==> exp/amber <==
==> flow/design.v <==
module multiplier_logic (
    input  wire        clk,
    input  wire        rst_n,
    input  wire [15:0] a,
    input  wire [15:0] b,
    output reg  [31:0] y
);
     reg[15:0] a_r1,a_r2,a_r3;
     reg[15:0] b_r1,b_r2,b_r3;
    wire [31:0] pp [0:15];
    assign pp[0] = b[0] ? (a << 0) : 32'd0;
    assign pp[1] = b[1] ? (a << 1) : 32'd0;
    assign pp[2] = b[2] ? (a << 2) : 32'd0;
    assign pp[3] = b[3] ? (a << 3) : 32'd0;
    assign pp[4] = b[4] ? (a << 4) : 32'd0;
    assign pp[5] = b[5] ? (a << 5) : 32'd0;
    assign pp[6] = b[6] ? (a << 6) : 32'd0;
    assign pp[7] = b[7] ? (a << 7) : 32'd0;
	 assign pp[8] = b[8] ? (a << 8) : 32'd0;
    assign pp[9] = b[9] ? (a << 9) : 32'd0;
    assign pp[10] = b[10] ? (a << 10) : 32'd0;
    assign pp[11] = b[11] ? (a << 11) : 32'd0;
    assign pp[12] = b[12] ? (a << 12) : 32'd0;
	 assign pp[13] = b[13] ? (a << 13) : 32'd0;
    assign pp[14] = b[14] ? (a << 14) : 32'd0;
    assign pp[15] = b[15] ? (a << 15) : 32'd0;
	 reg [31:0] s1_0, s1_1, s1_2, s1_3, s1_4, s1_5, s1_6, s1_7;
    reg [31:0] s2_0, s2_1, s2_2, s2_3;
    reg [31:0] s3_0, s3_1;
    reg [31:0] s4;
    always @(posedge clk) begin
        if (!rst_n) begin
		  a_r1 <= 32'd0;a_r2 <= 32'd0;a_r3<= 32'd0;
		  b_r1 <= 32'd0;b_r2 <= 32'd0;b_r3<= 32'd0;
		      s1_0 <= 32'd0;
				s1_1 <= 32'd0;
				s1_2 <= 32'd0;
				s1_3 <= 32'd0;
				s1_4 <= 32'd0;
				s1_5 <= 32'd0;
				s1_6 <= 32'd0;
				s1_7 <= 32'd0;
				s2_0 <= 32'd0;
				s2_1 <= 32'd0;
				s2_2 <= 32'd0;
				s2_3 <= 32'd0;
				s3_0 <= 32'd0;
				s3_1 <= 32'd0;
            y  <= 32'd0;
            s4 <= 32'd0;
        end else begin
		     a_r1<=a;
           a_r2<=a_r1; 
           a_r3<=a_r2; 
			  b_r1<=b;
			  b_r2<=b_r1;
			  b_r3<=b_r2;
            s1_0 <= pp[0] + pp[1];
            s1_1 <= pp[2] + pp[3];
            s1_2 <= pp[4] + pp[5];
            s1_3 <= pp[6] + pp[7];
            s1_4 <= pp[8] + pp[9];
            s1_5 <= pp[10] + pp[11];
            s1_6 <= pp[12] + pp[13];
            s1_7 <= pp[14] + pp[15];
            s2_0 <= s1_0 + s1_1;
            s2_1 <= s1_2 + s1_3;
            s2_2 <= s1_4 + s1_5;
            s2_3 <= s1_6 + s1_7;
				s3_0  <= s2_0 + s2_1;
				s3_1  <= s2_2 + s2_3;
				s4    <= s3_0 + s3_1; 
            y  <= s4;
        end
    end
endmodule
==> flow/run.sh <==
#!/bin/bash
# the make line also repeats each setting of config.mk as NAME=value (left out here)
make -C /OpenROAD-flow-scripts/flow DESIGN_CONFIG=/design/flow/config.mk WORK_HOME=/design/flow/orfs CLKGATE_MAP_FILE= finish
==> flow/config.mk <==
export PLATFORM = sky130hd
export DESIGN_NAME = multiplier_logic
export DESIGN_NICKNAME = multiplier_logic
export VERILOG_FILES = /design/flow/design.v
export SDC_FILE = /design/flow/constraint.sdc
export NUM_CORES = 4
export LEC_CHECK = 0
export CAP_MARGIN = 40
export CORE_ASPECT_RATIO = 0.61
export CORE_MARGIN = 2
export CORE_UTILIZATION = 30
export CTS_CLUSTER_DIAMETER = 243
export GPL_TIMING_DRIVEN = 0
export HOLD_SLACK_MARGIN = 0.13
export MIN_ROUTING_LAYER = met1
export PLACE_DENSITY_LB_ADDON = 0.29
export SLEW_MARGIN = 40
export TNS_END_PERCENT = 100
==> flow/constraint.sdc <==
create_clock -name core_clock -period 4.96 [get_ports {clk}]
set_input_delay 0.9920 -clock core_clock [delete_from_list [all_inputs] [get_ports {clk}]]
set_output_delay 0.9920 -clock core_clock [all_outputs]
set_load 0.01 [all_outputs]
==> inputs of exp/onyx, as changes to exp/amber <==
Settings changed: ABC_AREA set to 1, CAP_MARGIN 40 to 20, CELL_PAD_IN_SITES_DETAIL_PLACEMENT set to 1, CORE_ASPECT_RATIO 0.61 to not set, CORE_MARGIN 2 to 5, CORE_UTILIZATION 30 to 40, CTS_CLUSTER_DIAMETER 243 to not set, HOLD_SLACK_MARGIN 0.13 to not set, MAX_ROUTING_LAYER set to met4, MIN_ROUTING_LAYER met1 to not set, PLACE_DENSITY_LB_ADDON 0.29 to not set, SLEW_MARGIN 40 to 20, TNS_END_PERCENT 100 to 45.
==> flow/constraint.sdc (replaced) <==
create_clock -name core_clock -period 4.5 [get_ports {clk}]
set_input_delay 0.9000 -clock core_clock [delete_from_list [all_inputs] [get_ports {clk}]]
set_output_delay 0.9000 -clock core_clock [all_outputs]
set_load 0.01 [all_outputs]
==> inputs of exp/yarrow, as changes to exp/amber <==
Settings changed: CAP_MARGIN 40 to 20, CORE_ASPECT_RATIO 0.61 to not set, CORE_UTILIZATION 30 to 40, CTS_CLUSTER_DIAMETER 243 to not set, GPL_TIMING_DRIVEN 0 to not set, HOLD_SLACK_MARGIN 0.13 to not set, MIN_ROUTING_LAYER met1 to not set, PLACE_DENSITY_LB_ADDON 0.29 to not set, SLEW_MARGIN 40 to 20, TNS_END_PERCENT 100 to not set.
==> flow/constraint.sdc (replaced) <==
create_clock -name core_clock -period 3.82 [get_ports {clk}]
set_input_delay 0.7640 -clock core_clock [delete_from_list [all_inputs] [get_ports {clk}]]
set_output_delay 0.7640 -clock core_clock [all_outputs]
set_load 0.01 [all_outputs]
==> inputs of exp/quartz, as changes to exp/amber <==
Settings changed: ABC_AREA set to 0, CAP_MARGIN 40 to 15, CORE_ASPECT_RATIO 0.61 to not set, CORE_UTILIZATION 30 to 70, CTS_CLUSTER_DIAMETER 243 to 275, CTS_CLUSTER_SIZE set to 39, GPL_TIMING_DRIVEN 0 to not set, HOLD_SLACK_MARGIN 0.13 to -0.07, MIN_ROUTING_LAYER met1 to not set, PLACE_DENSITY_LB_ADDON 0.29 to not set, SETUP_SLACK_MARGIN set to 0.25, SLEW_MARGIN 40 to 20, TNS_END_PERCENT 100 to not set.
==> flow/constraint.sdc (replaced) <==
create_clock -name core_clock -period 2.15 [get_ports {clk}]
set_input_delay 0.4300 -clock core_clock [delete_from_list [all_inputs] [get_ports {clk}]]
set_output_delay 0.4300 -clock core_clock [all_outputs]
set_load 0.01 [all_outputs]
==> comparison table <==
|  | exp/amber | exp/onyx | exp/quartz | exp/yarrow |
|---|---|---|---|---|
| Status | no timing/DRC/antenna violations | no timing/DRC/antenna violations | did not finish | no timing/DRC/antenna violations |
| Last stage reached | - | - | 4_1_cts | - |
| Pin count of the biggest net entering global routing | 15 | 16 | - | 92 |
| Fraction of cell area in non-clock buffers | 4.01% | 2.71% | - | 6.27% |
| Power of the combinational group | 1.88 mW | 2.12 mW | - | 2.30 mW |
| Number of logic stages on the critical path including buffering | 11 | 12 | - | 13 |
| Met2 track utilization from global routing | 25.1% | 40.8% | - | 34.9% |
| Sequential cell area | 6830 um2 | 6830 um2 | - | 6830 um2 |
| Cell depth of the worst flop-to-flop path | 10 | 10 | - | 10 |
| Stage delay of the slowest cell on the critical path | 0.78 ns | 0.80 ns | - | 0.45 ns |
| CTS tree | yes | yes | - | yes |
| Filler Cells Inserted | 7164 | 8197 | - | 5017 |
| Syn Inst Count | 2475 | 3901 | 2475 | 2475 |
| Max_cap viols | 0 | 0 | - | 0 |
| Post-synthesis average cell area | 8.49 um2 | 6.19 um2 | 8.49 um2 | 8.49 um2 |
| Final RePlAce weighted congestion | 0.879 | 0.977 | 0.974 | 0.910 |
| Worst hold path type | flip-flop to flip-flop | flip-flop to flip-flop | - | flip-flop to flip-flop |
| Routed WL per cell | 19.3 um | 17.0 um | - | 16.1 um |
| Sequential cell area fraction in the yosys report | 32.5% | 28.3% | 32.5% | 32.5% |
| Layout Area Growth over Synthesis | 14.5% | 10.9% | - | 16.7% |
| Post-CTS setup buffer count | 0 | 0 | - | 0 |
| Highest ir drop seen on vdd | 0.220 mV | 0.215 mV | - | 0.247 mV |
| Finish-stage setup viols | 0 | 0 | - | 0 |
Power is estimated from default activity; no workload was simulated.
